// conv1_layer
 module conv1_layer (
   input clk,
   input rst_n,
   input valid_in,
   input signed [7:0] data_in,
   output signed [11:0] conv_out_1, conv_out_2, conv_out_3,
   output valid_out_conv
 );
 wire signed [7:0] data_out_0, data_out_1, data_out_2, data_out_3, data_out_4,
  data_out_5, data_out_6, data_out_7, data_out_8, data_out_9,
  data_out_10, data_out_11, data_out_12, data_out_13, data_out_14,
  data_out_15, data_out_16, data_out_17, data_out_18, data_out_19,
  data_out_20, data_out_21, data_out_22, data_out_23, data_out_24;
 wire valid_out_buf;
 conv1_buf #(.WIDTH(28), .HEIGHT(28), .DATA_BITS(8)) conv1_buf(
   .clk(clk),
   .rst_n(rst_n),
   .valid_in(valid_in),
   .data_in(data_in),
   .data_out_0(data_out_0),
   .data_out_1(data_out_1),
   .data_out_2(data_out_2),
   .data_out_3(data_out_3),
   .data_out_4(data_out_4),
   .data_out_5(data_out_5),
   .data_out_6(data_out_6),
  ...
Size in the first run: about 18,000 cells after synthesis, about 3,500 flip-flops, ~48 I/O pins.
==> flow/config.mk <==
export PLATFORM = sky130hd
export DESIGN_NAME = conv1_layer
export DESIGN_NICKNAME = conv1_layer
export VERILOG_FILES = /design/flow/design.v
export SDC_FILE = /design/flow/constraint.sdc
export NUM_CORES = 4
export LEC_CHECK = 0
export CAP_MARGIN = 15
export CORE_MARGIN = 2
export CORE_UTILIZATION = 72
export CTS_CLUSTER_DIAMETER = 385
export HOLD_SLACK_MARGIN = 0.06
export MIN_ROUTING_LAYER = met1
export PLACE_DENSITY_LB_ADDON = 0.2
export SETUP_SLACK_MARGIN = -0.19
export SLEW_MARGIN = 25
export TNS_END_PERCENT = 75
==> flow/constraint.sdc <==
create_clock -name core_clock -period 3.44 [get_ports {clk}]
set_input_delay 0.6880 -clock core_clock [delete_from_list [all_inputs] [get_ports {clk}]]
set_output_delay 0.6880 -clock core_clock [all_outputs]
set_load 0.01 [all_outputs]
run.sh (not shown) runs the stock make flow with config.mk's settings and CLKGATE_MAP_FILE=.
The baseline reached the layout checks and failed them: setup timing.
Next try:
ABC_AREA = 1   (was default)
CAP_MARGIN = 5   (was 15)
CORE_MARGIN = 6   (was 2)
CORE_UTILIZATION = 59   (was 72)
MAX_ROUTING_LAYER = met4   (was default)
PLACE_DENSITY = 0.81   (was default)
PLACE_DENSITY_LB_ADDON = default   (was 0.2)
SETUP_SLACK_MARGIN = default   (was -0.19)
SLEW_MARGIN = 35   (was 25)
TNS_END_PERCENT = default   (was 75)
clock period = 4.97 ns   (was 3.44 ns; I/O delays follow)
Result:
- With this change the flow finished clean
- global-route usage decreases by 5.8 points
- synthesized area increases by 8.5%
- power decreases by 30%
- utilization decreases by 19 points
- cell count increases by 35%
Next try:
ABC_AREA = default   (was 1)
CAP_MARGIN = 20   (was 5)
CORE_MARGIN = 2   (was 6)
CORE_UTILIZATION = 70   (was 59)
CTS_CLUSTER_DIAMETER = default   (was 385)
HOLD_SLACK_MARGIN = default   (was 0.06)
MAX_ROUTING_LAYER = default   (was met4)
MIN_ROUTING_LAYER = default   (was met1)
PLACE_DENSITY = default   (was 0.81)
SLEW_MARGIN = 20   (was 35)
clock period = 3.95 ns   (was 4.97 ns; I/O delays follow)
Result: The changed run reached the layout checks and failed them: setup timing; via count shrinks by a quarter to a third; synthesized area went down by a little under a tenth; worst setup slack is worse by 0.62 ns; flip-flop count stays the same; critical path depth fell by 1; power rises by a quarter to a third.
Next try:
CORE_UTILIZATION = 66   (was 70)
SETUP_SLACK_MARGIN = 0.82   (was default)
clock period = 3.62 ns   (was 3.95 ns; I/O delays follow)
Result: The changed run completed, yet does not pass: setup timing; critical path depth came out higher by 2; final area is higher by about 3.6%; via count shrinks by about 0.5%; worst setup slack got worse by 0.34 ns; fmax hardly moves; wire length is lower by about 0.4%.

== v4 ==
Starting RTL as in the previous note.
clock: 3.36 ns
lec_check: 0
cap_margin: 20
core_margin: 2
core_utilization: 70
slew_margin: 20
What the final checks of v4 revealed, after a flow that finished every stage, was a layout that fails on setup timing.
Input-level comparison between v39 and v4:
# v4
export LEC_CHECK = 0
export CAP_MARGIN = 20
export CORE_MARGIN = 2
export CORE_UTILIZATION = 70
export SLEW_MARGIN = 20
create_clock -name core_clock -period 3.36 [get_ports {clk}]
# v39
export LEC_CHECK = 0
export ABC_AREA = 1
export CAP_MARGIN = 20
export CORE_ASPECT_RATIO = 0.58
export CORE_MARGIN = 8
export CORE_UTILIZATION = 40
export CTS_CLUSTER_SIZE = 16
export PLACE_DENSITY = 0.63
export SLEW_MARGIN = 20
create_clock -name core_clock -period 5.0 [get_ports {clk}]
==> results <==
In summary, v39 completed successfully, with a layout that passed the timing, design-rule and antenna checks.
v39 has synthesis area per yosys above what v4 had.
Launching element of the worst setup path = conv1_calc.p_s0[12][5]: v4; launching element of the worst setup path = conv1_calc.p_s0[24][3]: v39
Slew at the pin closest to its max-slew limit, v4 and v39: higher on v4
Summary of v39 over v4: post-route fraction of the period consumed by the critical path has decreased; cell count higher; final period demand of the worst path shows an increase of 240 ps; critical path depth has decreased; first-pass GRT wire length went up by 160000 um.
Compared with v4, v39 shows a higher routed wire length.
Part of the total power dissipated in combinational logic up 0.7 points in v39 wrt v4
Summary — final-layout worst hold slack, v39 relative to v4: higher, by 190 ps.
v39 ends up with higher leakage dissipation than v4 does.
Inputs modified between v39 and v13:
# v39
export LEC_CHECK = 0
export ABC_AREA = 1
export CAP_MARGIN = 20
export CORE_ASPECT_RATIO = 0.58
export CORE_MARGIN = 8
export CORE_UTILIZATION = 40
export CTS_CLUSTER_SIZE = 16
export PLACE_DENSITY = 0.63
export SLEW_MARGIN = 20
create_clock -name core_clock -period 5.0 [get_ports {clk}]
# v13
export LEC_CHECK = 0
export CAP_MARGIN = 15
export CORE_MARGIN = 2
export CORE_UTILIZATION = 70
export CTS_CLUSTER_DIAMETER = 385
export HOLD_SLACK_MARGIN = 0.06
export MIN_ROUTING_LAYER = met1
export PLACE_DENSITY_LB_ADDON = 0.2
export SETUP_SLACK_MARGIN = 1.23
export SLEW_MARGIN = 25
export TNS_END_PERCENT = 75
create_clock -name core_clock -period 4.97 [get_ports {clk}]
==> results <==
Diff v39 and v13: last weighted congestion value of the routability-driven placer lower in v13. Final non-filler cell total: v13 vs v39 down 33%. Of v39 and v13, the run reporting the higher total number of cells along the worst setup path was v39. From v39 to v13 the numbers moved as follows: area fraction in full adders, half adders and majority gates grew by 1.7 points; clock skew shrank by 18 ps; initial antenna violation count shrank by 15; sequential power share held steady. Relative to v39, v13 improves register-to-register slack. The lower highest fanout seen on the critical path of v39 and v13 is in v13. The lower combinational share of power of v39 and v13 is in v13. Looking at worst min-delay path category, the in2reg result is from v39; the reg2reg one comes from v13.
No activity file was given, so power comes from the tool's default toggle rates.
